// cpu
module cpu(
	input clk,
	input reset,
	input logic [15:0] i_mem_rddata,
	input logic i_mem_wait,  
	input logic i_mem_rddatavalid,  
	output logic [15:0] o_mem_wrdata,
	output logic [15:0] o_mem_addr,
	output logic o_mem_rd,
	output logic o_mem_wr
);
Size in the first run: about 13000 µm² of cells after synthesis.
Settings: LEC_CHECK=0, CAP_MARGIN=20, CORE_ASPECT_RATIO=0.55, CORE_MARGIN=10, CORE_UTILIZATION=53, CTS_CLUSTER_DIAMETER=358, CTS_CLUSTER_SIZE=12, GPL_TIMING_DRIVEN=0, MAX_ROUTING_LAYER=met5, PLACE_DENSITY_LB_ADDON=0.23, SLEW_MARGIN=15; clock period 5.3 ns.
run.sh (not shown) runs the stock make flow with config.mk's settings and CLKGATE_MAP_FILE=.
Change:
Settings changed: CORE_ASPECT_RATIO 0.55 to unset, CORE_MARGIN 10 to 2, CORE_UTILIZATION 53 to 65, CTS_CLUSTER_DIAMETER 358 to unset, CTS_CLUSTER_SIZE 12 to unset, GPL_TIMING_DRIVEN 0 to unset, MAX_ROUTING_LAYER met5 to unset, PLACE_DENSITY_LB_ADDON 0.23 to unset, SLEW_MARGIN 15 to 20.
Clock period 5.3 ns to 3.26 ns, I/O delays scaled along.
After rerunning: With this change the flow produced a layout that fails on negative setup slack; hold slack got worse by 94 ps; setup slack is worse by 1300 ps; non-clock buffer count increases by 89; cell area climbs by 10%; power came out higher by 86%; via count fell by 1.3%; final cell count increases by 2.1%; sequential share of layout area came out lower by 3.9 points; clock power rises by 86%; register-to-register slack is worse by 1300 ps.
Change:
Settings changed: CORE_UTILIZATION 65 to 67, CTS_CLUSTER_SIZE set to 17, SETUP_SLACK_MARGIN set to 0.42.
Clock period 3.26 ns to 3.19 ns, I/O delays scaled along.
Result: The changed run finished but fails on negative setup slack; power grows by 5.9%; sequential power grows by about 3%; clock power shrinks by about 2%; register-to-register slack gets worse by 160 ps; design area grows by 1.0%; via count grows by 4.0%.
Change:
Settings changed: ABC_AREA set to 1, CORE_UTILIZATION 67 to 71, PLACE_DENSITY_LB_ADDON set to 0.06.
Outcome:
- The new run finished but fails on negative setup slack
- die size is lower by 7.4%
- worst setup slack gets better by 130 ps
- first-iteration DRC count is higher by 74%
- total power is higher by 4.0%
- routed wire length is higher by 18%
- global-route usage is higher by 8.8 points
- sequential share of layout area is higher by 1.1 points
- clock-buffer cell count is higher by 1
- final area is lower by 2.8%
- synthesized area is lower by 2.1%
Change:
Settings changed: CORE_UTILIZATION 71 to 62, CTS_CLUSTER_SIZE 17 to unset, PLACE_DENSITY_LB_ADDON 0.06 to unset, SETUP_SLACK_MARGIN 0.42 to unset.
Clock period 3.19 ns to 2.13 ns, I/O delays scaled along.
Effect: The new run finished but fails on negative setup slack. Worst hold slack got worse by 240 ps. Critical path depth falls by 7. Area after synthesis does not change. Count of clock-buffer cells in the layout grows by 5. Power grows by 50%. Via count falls by 0.96%. Wire length fell by 5.3%. Final area climbs by 9.2%. Setup slack got worse by 660 ps.
Change:
Settings changed: ABC_AREA 1 to unset, CORE_UTILIZATION 62 to 67.
Clock period 2.13 ns to 3.91 ns, I/O delays scaled along.
The changed run produced a layout that fails on negative setup slack.
Power falls by 51%.
Non-clock buffer count falls by 160.
Worst hold slack improved by 250 ps.

---

## run A
cpu again, from the RTL that the note above started with.
clock: 6.99 ns
lec_check: 0
abc_area: 0
cap_margin: 20
cell_pad_in_sites_detail_placement: 0
cell_pad_in_sites_global_placement: 2
core_margin: 2
core_utilization: 57
cts_cluster_diameter: 161
cts_cluster_size: 35
gpl_timing_driven: 0
hold_slack_margin: 0.14
place_density: 0.68
setup_slack_margin: 2.07
slew_margin: 20
tns_end_percent: 20
Run A did not finish: a tool error stopped it during 3_1_place_gp_skip_io.
Modified inputs, run B compared to run A
# run A
export LEC_CHECK = 0
export ABC_AREA = 0
export CAP_MARGIN = 20
export CELL_PAD_IN_SITES_DETAIL_PLACEMENT = 0
export CELL_PAD_IN_SITES_GLOBAL_PLACEMENT = 2
export CORE_MARGIN = 2
export CORE_UTILIZATION = 57
export CTS_CLUSTER_DIAMETER = 161
export CTS_CLUSTER_SIZE = 35
export GPL_TIMING_DRIVEN = 0
export HOLD_SLACK_MARGIN = 0.14
export PLACE_DENSITY = 0.68
export SETUP_SLACK_MARGIN = 2.07
export SLEW_MARGIN = 20
export TNS_END_PERCENT = 20
create_clock -name core_clock -period 6.99 [get_ports {clk}]
# run B
export LEC_CHECK = 0
export ABC_AREA = 1
export CAP_MARGIN = 20
export CORE_MARGIN = 2
export CORE_UTILIZATION = 72
export SLEW_MARGIN = 20
create_clock -name core_clock -period 4.19 [get_ports {clk}]
--- outcome ---
The flow completed for run B, but it is not clean: the layout still shows setup timing.
For run A, the largest family of logic cells by area was AND-OR/OR-AND gates, unlike run B, where it was simple AND/OR/NAND/NOR gates.
Between run B and run A, it is run B whose die boundary height is lower, by 12%.
Of run B and run A, it is run B that has the lower mux cell area share after synthesis.
Compared to run A, run B was floorplanned on a smaller die.
The yosys stat chip area of run B is lower than that of run A.
### run B -> run C
# run B
export LEC_CHECK = 0
export ABC_AREA = 1
export CAP_MARGIN = 20
export CORE_MARGIN = 2
export CORE_UTILIZATION = 72
export SLEW_MARGIN = 20
create_clock -name core_clock -period 4.19 [get_ports {clk}]
# run C
export LEC_CHECK = 0
export CAP_MARGIN = 20
export CORE_MARGIN = 2
export CORE_UTILIZATION = 40
export SLEW_MARGIN = 20
create_clock -name core_clock -period 4.8 [get_ports {clk}]
Results
Of run C and run B, just one finished clean: run C. The flow completed for run B, but it is not clean: the layout still shows setup timing. Looking at slowest cell on the critical path, the sky130_fd_sc_hd__edfxtp_1 result is from run B; the sky130_fd_sc_hd__or3b_4 one comes from run C. Taking run B as the reference, in run C number of global-route vias before repair fell 1908, data arrival time at the worst-slack endpoint rose 300 ps, total power fell about 15%, core occupancy in the finished layout fell 36 points. Run C ended up with data.IR[2] as its start point of the critical path; run B ended up with data.IR[3]. On run C: shortest period the worst path allows is 310 ps higher than what run B gave. met5 as the uppermost metal layer occupied by signal nets was reported by run C, and met4 by run B.
Changes in run D relative to run C:
# run C
export LEC_CHECK = 0
export CAP_MARGIN = 20
export CORE_MARGIN = 2
export CORE_UTILIZATION = 40
export SLEW_MARGIN = 20
create_clock -name core_clock -period 4.8 [get_ports {clk}]
# run D
export LEC_CHECK = 0
export CAP_MARGIN = 20
export CORE_MARGIN = 2
export CORE_UTILIZATION = 66
export SLEW_MARGIN = 20
create_clock -name core_clock -period 3.96 [get_ports {clk}]
==> results <==
- Although run D finished all stages, its layout failed final checks on setup timing.
- Compared with run C, in run D global router's overall resource usage rose 15 points; logic share of the area held; post-placement setup slack shows a reduction of 530 ps.
- Taking run C as the reference point, the highest fanout seen on the critical path of run D rises by 1.
- Die area | run D < run C
Setup changes, run D to run E
# run D
export LEC_CHECK = 0
export CAP_MARGIN = 20
export CORE_MARGIN = 2
export CORE_UTILIZATION = 66
export SLEW_MARGIN = 20
create_clock -name core_clock -period 3.96 [get_ports {clk}]
# run E
export LEC_CHECK = 0
export CAP_MARGIN = 20
export CORE_MARGIN = 2
export CORE_UTILIZATION = 65
export SETUP_SLACK_MARGIN = 0.81
export SLEW_MARGIN = 20
create_clock -name core_clock -period 3.38 [get_ports {clk}]
[summary]
Although it ran to completion, run D produced a layout that fails the final checks because of setup timing.
Run E: all stages done; final checks FAILED (setup timing).
Delta (run E minus run D): initial standard-cell utilization of the core -1.7 points; final-layout clock buffer total +about 47%; fraction of met3 tracks used by global routing +1.6 points; proportion of power drawn by combinational gates +1.9 points; post-route total power +3.1 mW.
Final instance area | run E above run D
Delta (run E minus run D): core occupancy in the finished layout saw a decrease; post-route clock period utilization saw an increase; share of final layout cell area taken by clock buffers and inverters saw a decrease.
--- input diff run E..run F ---
# run E
export LEC_CHECK = 0
export CAP_MARGIN = 20
export CORE_MARGIN = 2
export CORE_UTILIZATION = 65
export SETUP_SLACK_MARGIN = 0.81
export SLEW_MARGIN = 20
create_clock -name core_clock -period 3.38 [get_ports {clk}]
# run F
export LEC_CHECK = 0
export ABC_AREA = 1
export CAP_MARGIN = 20
export CORE_MARGIN = 2
export CORE_UTILIZATION = 52
export SLEW_MARGIN = 20
create_clock -name core_clock -period 2.63 [get_ports {clk}]
==> comparison <==
| worst hold slack | run F vs run E | worse |. Run F ran in full, but the layout does not pass; the checks complain about setup timing. From the logs: run E reached the end of the flow and failed the layout checks with setup timing. On worst reg2reg path depth: run F sits above run E. Compared run F vs run E, and count of clock-buffer cells in the layout is down in run F. Measured against each other, run E and run F differ in synthesized-area fraction occupied by and/or/nand/nor cells, the higher figure coming from run F. Looking at run E and run F, the area of all placed cells without fillers is a wash.
Power figures rest on the tool's default switching activity, not on a simulated workload.
